Design Dmac_Top, start of the top module:
module Dmac_Top (
    input  logic        clk,
    input  logic        rst,
    input  logic        write,
    input  logic        HSel,
    input  logic [1:0]  STrans,
    input  logic [31:0] HWData,
    input  logic [31:0] HAddr,
    input  logic [31:0] MRData,
    input  logic        HReady,
    input  logic [1:0]  M_HResp,
    output logic HReadyOut,
    output logic [1:0] S_HResp,
    input  logic [1:0]  DmacReq,      
    input  logic        Bus_Grant,   
    output logic [31:0] MAddress,
    output logic [31:0] MWData,
    output logic [3:0]  MBurst_Size,
    output logic        MWrite,
    output logic [1:0]  MTrans,
    output logic [3:0]  MWStrb,
    output logic        Bus_Req,
    output logic        Interrupt,
    output logic [1:0]  ReqAck
);
    logic con_sel, con_en, irq, con_new_sel, C_config;
    logic hold;
    logic channel_en_1, channel_en_2;
    Dmac_Main_Datapath datapath_inst (
        .clk            (clk),
        .rst            (rst),
        .write          (write),
        .HSel           (HSel),
        .STrans         (STrans),
        .channel_en_1   (channel_en_1),
        .channel_en_2   (channel_en_2),
        .HWData         (HWData),
        .HAddr          (HAddr),
        .MRData         (MRData),
        .HReady         (HReady),
        .M_HResp          (M_HResp),
        .con_en         (con_en),
        .con_sel        (con_sel),
        .C_config       (C_config),
        .irq            (irq),
        .con_new_sel    (con_new_sel),
  ...
Size in the first run: about 68000 um^2 of cells after synthesis.
make LEC_CHECK=0 ABC_AREA=1 CAP_MARGIN=20 CORE_MARGIN=2 CORE_UTILIZATION=72 CTS_CLUSTER_DIAMETER=370 CTS_CLUSTER_SIZE=10 PLACE_DENSITY=0.42 SETUP_SLACK_MARGIN=1.4 SLEW_MARGIN=20 TNS_END_PERCENT=5 finish   # period 4.77 ns
run.sh (not shown) runs the stock make flow with config.mk's settings and CLKGATE_MAP_FILE=.
Change:
--- a/flow/config.mk
+++ b/flow/config.mk
@@ -7,3 +7,2 @@
 export LEC_CHECK = 0
-export ABC_AREA = 1
 export CAP_MARGIN = 20
@@ -12,6 +11,3 @@
 export CTS_CLUSTER_DIAMETER = 370
-export CTS_CLUSTER_SIZE = 10
-export PLACE_DENSITY = 0.42
-export SETUP_SLACK_MARGIN = 1.4
+export PLACE_DENSITY = 0.6
 export SLEW_MARGIN = 20
-export TNS_END_PERCENT = 5
The new run finished with setup timing left.
Setup slack is worse by 0.43 ns.
Die size came out lower by about 8%.
Total power goes down by about 20%.
Final area drops by about 8%.
Critical path depth grows by 3.
Routed wire length decreases by 16%.
Change:
--- a/flow/config.mk
+++ b/flow/config.mk
@@ -7,2 +7,3 @@
 export LEC_CHECK = 0
+export ABC_AREA = 1
 export CAP_MARGIN = 20
@@ -11,3 +12,4 @@
 export CTS_CLUSTER_DIAMETER = 370
-export PLACE_DENSITY = 0.6
+export PLACE_DENSITY = 0.42
+export SETUP_SLACK_MARGIN = 1.4
 export SLEW_MARGIN = 20
What happened:
- This time the run finished clean
- fmax increases by roughly a tenth
- power increases by a quarter to a third
- wire length increases by about a fifth
- area after synthesis increases by a little under a tenth
- final cell count increases by well over a third
- register-to-register slack gets better by 0.47 ns
- via count increases by well over a third
- final area increases by roughly a tenth
Change:
--- a/flow/config.mk
+++ b/flow/config.mk
@@ -11,5 +11,3 @@
 export CORE_UTILIZATION = 72
-export CTS_CLUSTER_DIAMETER = 370
-export PLACE_DENSITY = 0.42
-export SETUP_SLACK_MARGIN = 1.4
+export PLACE_DENSITY = 0.43
 export SLEW_MARGIN = 20
==> flow/constraint.sdc (replaced) <==
create_clock -name core_clock -period 2.91 [get_ports {clk}]
set_input_delay 0.5820 -clock core_clock [delete_from_list [all_inputs] [get_ports {clk}]]
set_output_delay 0.5820 -clock core_clock [all_outputs]
set_load 0.01 [all_outputs]
- This time the run died in global routing (GRT-0232)
- die area is unchanged
- synthesized area does not change
- synthesized cell count does not change


== alpha ==
Starting RTL as in the previous note.
make LEC_CHECK=0 CAP_MARGIN=20 CORE_MARGIN=2 CORE_UTILIZATION=16 CTS_CLUSTER_DIAMETER=29 CTS_CLUSTER_SIZE=46 HOLD_SLACK_MARGIN=-0.09 PLACE_DENSITY=0.77 SETUP_SLACK_MARGIN=1.42 SLEW_MARGIN=20 finish   # period 5.12 ns
alpha finished every stage and its layout cleared the timing, design-rule and antenna checks.
What beta does differently from alpha at the input level:
# alpha
export LEC_CHECK = 0
export CAP_MARGIN = 20
export CORE_MARGIN = 2
export CORE_UTILIZATION = 16
export CTS_CLUSTER_DIAMETER = 29
export CTS_CLUSTER_SIZE = 46
export HOLD_SLACK_MARGIN = -0.09
export PLACE_DENSITY = 0.77
export SETUP_SLACK_MARGIN = 1.42
export SLEW_MARGIN = 20
create_clock -name core_clock -period 5.12 [get_ports {clk}]
# beta
export LEC_CHECK = 0
export CAP_MARGIN = 20
export CORE_MARGIN = 2
export CORE_UTILIZATION = 70
export CTS_CLUSTER_DIAMETER = 29
export CTS_CLUSTER_SIZE = 48
export PLACE_DENSITY = 0.77
export SETUP_SLACK_MARGIN = 1.42
export SLEW_MARGIN = 20
create_clock -name core_clock -period 5.12 [get_ports {clk}]
Findings:
beta: all stages done; final checks FAILED (capacitance limit, slew limit, setup timing).
The worst setup slack reported for beta is smaller than that of alpha by 840 ps.
Relative to alpha, the maximum vdd ir drop measured on beta has increased by a little under 10%.
| compound-cell area share of the yosys netlist | beta vs alpha | ≈ equal |
Compared with alpha, maximum frequency in beta decreased by more than 10%.
On beta: final worst-path cycle share is 16 points higher than what alpha gave.
beta — clock power 15% higher, alpha as reference
Overall routing resource usage: beta vs alpha up 41 points
Side by side, cell count turned out lower in beta than in alpha.
--- input diff beta..gamma ---
# beta
export LEC_CHECK = 0
export CAP_MARGIN = 20
export CORE_MARGIN = 2
export CORE_UTILIZATION = 70
export CTS_CLUSTER_DIAMETER = 29
export CTS_CLUSTER_SIZE = 48
export PLACE_DENSITY = 0.77
export SETUP_SLACK_MARGIN = 1.42
export SLEW_MARGIN = 20
create_clock -name core_clock -period 5.12 [get_ports {clk}]
# gamma
export LEC_CHECK = 0
export CAP_MARGIN = 20
export CORE_MARGIN = 2
export CORE_UTILIZATION = 44
export PLACE_DENSITY = 0.6
export SLEW_MARGIN = 20
create_clock -name core_clock -period 5.41 [get_ports {clk}]
Findings:
gamma ended with less final period utilization than beta.
In summary, gamma completed successfully, with a layout that passed the timing, design-rule and antenna checks.
Going from beta to gamma, cell area -5600 um2, tightest hold margin neither gained nor lost much.
or4_4 as the slowest cell on the critical path was reported by gamma, and o21ai_0 by beta.
--- input diff gamma..delta ---
# gamma
export LEC_CHECK = 0
export CAP_MARGIN = 20
export CORE_MARGIN = 2
export CORE_UTILIZATION = 44
export PLACE_DENSITY = 0.6
export SLEW_MARGIN = 20
create_clock -name core_clock -period 5.41 [get_ports {clk}]
# delta
export LEC_CHECK = 0
export CAP_MARGIN = 20
export CORE_MARGIN = 2
export CORE_UTILIZATION = 57
export PLACE_DENSITY = 0.6
export SLEW_MARGIN = 20
create_clock -name core_clock -period 5.59 [get_ports {clk}]
Notes after the runs:
delta did not stop at any stage, and its layout met the timing, design-rule and antenna checks. Compared with gamma, delta shows a lower post-cts repair resize count. Changes observed in delta relative to gamma: total power draw fell 1.3 mW; non-filler instance count after layout fell 7.7%; wire length on met1 fell 6.8%; number of buffers created by CTS fell 1.9%. Comparing gamma and delta, maximum cell stage delay along the critical path is higher on delta. Sort gamma and delta by relative contribution of the clock network to total power desc -> top: gamma. Number of cell rows for delta: about 12% down relative to gamma. Re final standard cell area without fillers: gamma and delta aren't equal, and the lower value belongs to delta. What gamma reported for chip footprint has to be multiplied by 0.77 to get the figure for delta.
Edits applied to the flow inputs when going from delta to epsilon:
# delta
export LEC_CHECK = 0
export CAP_MARGIN = 20
export CORE_MARGIN = 2
export CORE_UTILIZATION = 57
export PLACE_DENSITY = 0.6
export SLEW_MARGIN = 20
create_clock -name core_clock -period 5.59 [get_ports {clk}]
# epsilon
export LEC_CHECK = 0
export CAP_MARGIN = 20
export CORE_MARGIN = 2
export CORE_UTILIZATION = 42
export PLACE_DENSITY = 0.6
export SLEW_MARGIN = 20
create_clock -name core_clock -period 8.59 [get_ports {clk}]
Findings:
As far as flip-flop and latch count after synthesis goes, delta and epsilon are indistinguishable; the numbers are identical. Looking at standard cell with the maximum stage delay on the critical path, the a211o_2 result is from epsilon; the or4_1 one comes from delta. Run comparison: delta uppermost signal routing layer after detailed routing met4; epsilon uppermost signal routing layer after detailed routing met5. Changes observed in epsilon relative to delta: total inserted antenna cells lower; design area stayed essentially flat; number of instances on the worst hold path went up 1; final worst setup slack went up 950 ps.


== run 1 ==
Starting RTL as in the previous note.
Design Dmac_Top, start of the top module:
module Dmac_Top (
    input  logic        clk,
    input  logic        rst,
    input  logic        write,
    input  logic        HSel,
    input  logic [1:0]  STrans,
    input  logic [31:0] HWData,
    input  logic [31:0] HAddr,
    input  logic [31:0] MRData,
    input  logic        HReady,
    input  logic [1:0]  M_HResp,
    output logic HReadyOut,
    output logic [1:0] S_HResp,
    input  logic [1:0]  DmacReq,      
    input  logic        Bus_Grant,   
    output logic [31:0] MAddress,
    output logic [31:0] MWData,
    output logic [3:0]  MBurst_Size,
    output logic        MWrite,
    output logic [1:0]  MTrans,
    output logic [3:0]  MWStrb,
    output logic        Bus_Req,
    output logic        Interrupt,
    output logic [1:0]  ReqAck
);
    logic con_sel, con_en, irq, con_new_sel, C_config;
    logic hold;
    logic channel_en_1, channel_en_2;
    Dmac_Main_Datapath datapath_inst (
        .clk            (clk),
        .rst            (rst),
        .write          (write),
        .HSel           (HSel),
        .STrans         (STrans),
        .channel_en_1   (channel_en_1),
        .channel_en_2   (channel_en_2),
        .HWData         (HWData),
        .HAddr          (HAddr),
        .MRData         (MRData),
        .HReady         (HReady),
        .M_HResp          (M_HResp),
        .con_en         (con_en),
        .con_sel        (con_sel),
        .C_config       (C_config),
        .irq            (irq),
        .con_new_sel    (con_new_sel),
        .MAddress       (MAddress),
        .MWData         (MWData),
        .MBurst_Size    (MBurst_Size),
        .MWrite         (MWrite),
        .MTrans         (MTrans),
  ...
make LEC_CHECK=0 CAP_MARGIN=20 CORE_MARGIN=3 CORE_UTILIZATION=72 CTS_CLUSTER_DIAMETER=271 CTS_CLUSTER_SIZE=14 PLACE_DENSITY_LB_ADDON=0.01 SETUP_SLACK_MARGIN=0.69 SLEW_MARGIN=20 finish   # period 4.77 ns
Although run 1 finished all stages, its layout failed final checks on setup timing.
Here is what was changed in the inputs of run 2 compared with run 1.
- CTS_CLUSTER_SIZE no longer set, was 14
- CORE_UTILIZATION now 59, was 72
### Flow results
Run 2: all stages complete, timing, DRC and antenna checks passed. Standard cell area after detailed placement of run 2 exceeds that of run 1 slightly. Detailed route wirelength on metal3 in run 2 is about 50% below run 1. The area of the multi-input gates was comparable across run 1 and run 2. Taking run 1 as the reference, in run 2 total power consumption of the routed design went up 10%; setup clock skew after layout lost 28 ps. Compared with run 1, run 2 shows total non-filler cell area in the finished layout higher by 3.6%. The portion of the clock cycle consumed by the worst path in the final layout reported for run 2 is smaller than that of run 1 by 0.69 points. Taking run 1 as the reference point, the post-detailed-routing wire length of run 2 falls by 27,000 µm. Diff run 1 -> run 2: combinational share of power moved down; setup slack after placement went up by 33 ps; critical path arrival dropped 40 ps.
### run 2 -> run 3
- a change of CORE_MARGIN from 3 to 2
- an added PLACE_DENSITY of 0.6
- a deleted SETUP_SLACK_MARGIN that had been 0.69
- a deleted PLACE_DENSITY_LB_ADDON that had been 0.01
- a change of CORE_UTILIZATION from 59 to 26
- a deleted CTS_CLUSTER_DIAMETER that had been 271
- a change of the clock period (ns, I/O delays scaled along) from 4.77 to 14.6
Notes after the runs:
- From run 2 to run 3 the numbers moved as follows: power spent charging and discharging nets shrank by 3.7 mW; utilization after layout shrank by 40 points; post-route total power shrank by about 70%.
- Endpoint of the most critical setup path: MWData[11] -> run 3, MWData[20] -> run 2
Input-level comparison between run 4 and run 3:
- an added SETUP_SLACK_MARGIN of 1.42
- a change of CORE_UTILIZATION from 26 to 16
- an added CTS_CLUSTER_DIAMETER of 29
- a change of the clock period (ns, I/O delays scaled along) from 14.6 to 4.89
[summary]
The final layout net count in run 4 sits 7.6% above the value recorded for run 3.
Run 4 ended up with the clock network as its group with the largest share of power; run 3 ended up with sequential cells.
Run 4 against run 3: wire length of the first global-routing pass shows an increase of about 14%, total power shows an increase of 24 mW.
Overall global routing resource usage sits lower in run 4 than in run 3.
The lower relative area change from synthesis to final layout came out of run 3.
Between run 4 and run 3, it is run 4 whose overall die height is higher, by about 27%.
Post-layout instance area, run 4 and run 3: larger value in run 4
Going from run 3 to run 4, final-layout clock buffer total grew by more than half.
A endpoint of the worst setup timing path of MWData[11] is what run 3 shows, while MWData[8] belongs to run 4.


## lane 1
Starting RTL as in the previous note.
Settings: LEC_CHECK=0, CAP_MARGIN=40, CELL_PAD_IN_SITES_DETAIL_PLACEMENT=2, CELL_PAD_IN_SITES_GLOBAL_PLACEMENT=3, CORE_ASPECT_RATIO=1.26, CORE_MARGIN=10, CORE_UTILIZATION=40, CTS_CLUSTER_DIAMETER=392, GPL_ROUTABILITY_DRIVEN=0, GPL_TIMING_DRIVEN=1, MAX_ROUTING_LAYER=met4, PLACE_DENSITY_LB_ADDON=0.04, SLEW_MARGIN=15; clock period 6.15 ns.
Inputs modified between lane 1 and lane 2:
-- flow/config.mk --
<<< lane 1, line 8
export CAP_MARGIN = 40
export CELL_PAD_IN_SITES_DETAIL_PLACEMENT = 2
export CELL_PAD_IN_SITES_GLOBAL_PLACEMENT = 3
export CORE_ASPECT_RATIO = 1.26
>>> lane 2, line 8
export CAP_MARGIN = 20
<<< lane 1, line 16
export GPL_TIMING_DRIVEN = 1
>>> lane 2, line 13
export GPL_TIMING_DRIVEN = 0
<<< lane 1, line 18
export PLACE_DENSITY_LB_ADDON = 0.04
export SLEW_MARGIN = 15
>>> lane 2, line 15
export PLACE_DENSITY_LB_ADDON = 0.18
export SLEW_MARGIN = 20
==> flow/constraint.sdc <==
create_clock -name core_clock -period 8.44 [get_ports {clk}]
set_input_delay 1.6880 -clock core_clock [delete_from_list [all_inputs] [get_ports {clk}]]
set_output_delay 1.6880 -clock core_clock [all_outputs]
set_load 0.01 [all_outputs]
==> comparison <==
Worst-path cell with the longest stage delay: a211oi_1 -> lane 2, or4_1 -> lane 1
Lower share of the clock period used by the worst path after layout goes to lane 1 over lane 2.
Classification of the worst setup path = flop to primary output: lane 1; classification of the worst setup path = input pin to primary output: lane 2
Changes observed in lane 2 relative to lane 1: core area barely changed; number of placed cells counting well taps climbed 131.
### lane 2 -> lane 3
-- flow/config.mk --
<<< lane 2, line 9
export CORE_MARGIN = 10
export CORE_UTILIZATION = 40
export CTS_CLUSTER_DIAMETER = 392
export GPL_ROUTABILITY_DRIVEN = 0
export GPL_TIMING_DRIVEN = 0
>>> lane 3, line 9
export CORE_MARGIN = 2
export CORE_UTILIZATION = 70
export CTS_CLUSTER_SIZE = 48
<<< lane 2, line 15
export PLACE_DENSITY_LB_ADDON = 0.18
>>> lane 3, line 13
export PLACE_DENSITY = 0.65
==> flow/constraint.sdc <==
create_clock -name core_clock -period 6.5 [get_ports {clk}]
set_input_delay 1.3000 -clock core_clock [delete_from_list [all_inputs] [get_ports {clk}]]
set_output_delay 1.3000 -clock core_clock [all_outputs]
set_load 0.01 [all_outputs]
From lane 2 to lane 3 the numbers moved as follows: met2 wire length now smaller; worst-path maximum fanout has increased; global-route usage higher; final standard cell area without fillers lower. Against lane 2, lane 3 comes in 18 lower on clock buffer instance count of the final layout. Looking at cell with the largest stage delay on the worst path, the or4_1 result is from lane 3; the a211oi_1 one comes from lane 2. Lane 2 reached the final stage; the timing, design-rule and antenna checks on its layout passed. Lane 3 finished every stage and its layout cleared the timing, design-rule and antenna checks. Against lane 2, total power in lane 3 rose by more than a quarter. As far as worst hold slack is concerned, lane 2 and lane 3 perform about the same. Relative to lane 2, combinational fraction of design power has gone down in lane 3.
Here is what was changed in the inputs of lane 4 compared with lane 3.
-- flow/config.mk --
<<< lane 3, line 11
export CTS_CLUSTER_SIZE = 48
export MAX_ROUTING_LAYER = met4
export PLACE_DENSITY = 0.65
>>> lane 4, line 11
export HOLD_SLACK_MARGIN = -0.1
export PLACE_DENSITY = 0.6
export SETUP_SLACK_MARGIN = 0.61
==> flow/constraint.sdc <==
create_clock -name core_clock -period 4.82 [get_ports {clk}]
set_input_delay 0.9640 -clock core_clock [delete_from_list [all_inputs] [get_ports {clk}]]
set_output_delay 0.9640 -clock core_clock [all_outputs]
set_load 0.01 [all_outputs]
[summary]
- Nothing crashed in lane 4 and all stages finished; the problem is that the final layout failed, the offending checks being setup timing.
- Lane 3 → lane 4: combinational power picked up an extra about 50%; worst setup slack after layout lost 0.62 ns; relative contribution of the clock network to total power picked up an extra 0.9 points.
What lane 5 does differently from lane 4 at the input level:
-- flow/config.mk --
<<< lane 4, line 10
export CORE_UTILIZATION = 70
export HOLD_SLACK_MARGIN = -0.1
>>> lane 5, line 10
export CORE_UTILIZATION = 60
export CTS_CLUSTER_SIZE = 81
<<< lane 4, line 13
export SETUP_SLACK_MARGIN = 0.61
>>> lane 5, line 13
==> flow/constraint.sdc <==
create_clock -name core_clock -period 10.0 [get_ports {clk}]
set_input_delay 2.0000 -clock core_clock [delete_from_list [all_inputs] [get_ports {clk}]]
set_output_delay 2.0000 -clock core_clock [all_outputs]
set_load 0.01 [all_outputs]
--- outcome ---
Lane 5 vs lane 4, slowest cell on the critical path: a41oi_4 vs or4_4. Summary of lane 4 and lane 5: one run falls short of a clean finish, namely lane 4. Lane 4 completed end to end; final checks failed (setup timing). Looking at via count across both flows, lane 5 is the stronger of the two, with lane 4 trailing. Lane 5 ended up with a higher inserted tap cell count than lane 4 did. Relative to lane 4, count of clock-buffer cells in the layout has increased by 12 in lane 5. Delta(area growth from synthesis to layout, lane 5 - lane 4) < 0. Lane 5: total half-perimeter wirelength after legalization and detailed placement about 4.6% below lane 4. Across both runs, cell-internal power was lower for lane 5 than for lane 4. Looking at lane 5 and lane 4, the hold slack is a wash. Lane 4 → lane 5: count of TritonRoute iterations in the first routing pass rose 1, fraction of area in registers climbed 1.5 points, area of the die shows an increase of 0.015 mm^2.
Power is estimated from default activity; no workload was simulated.
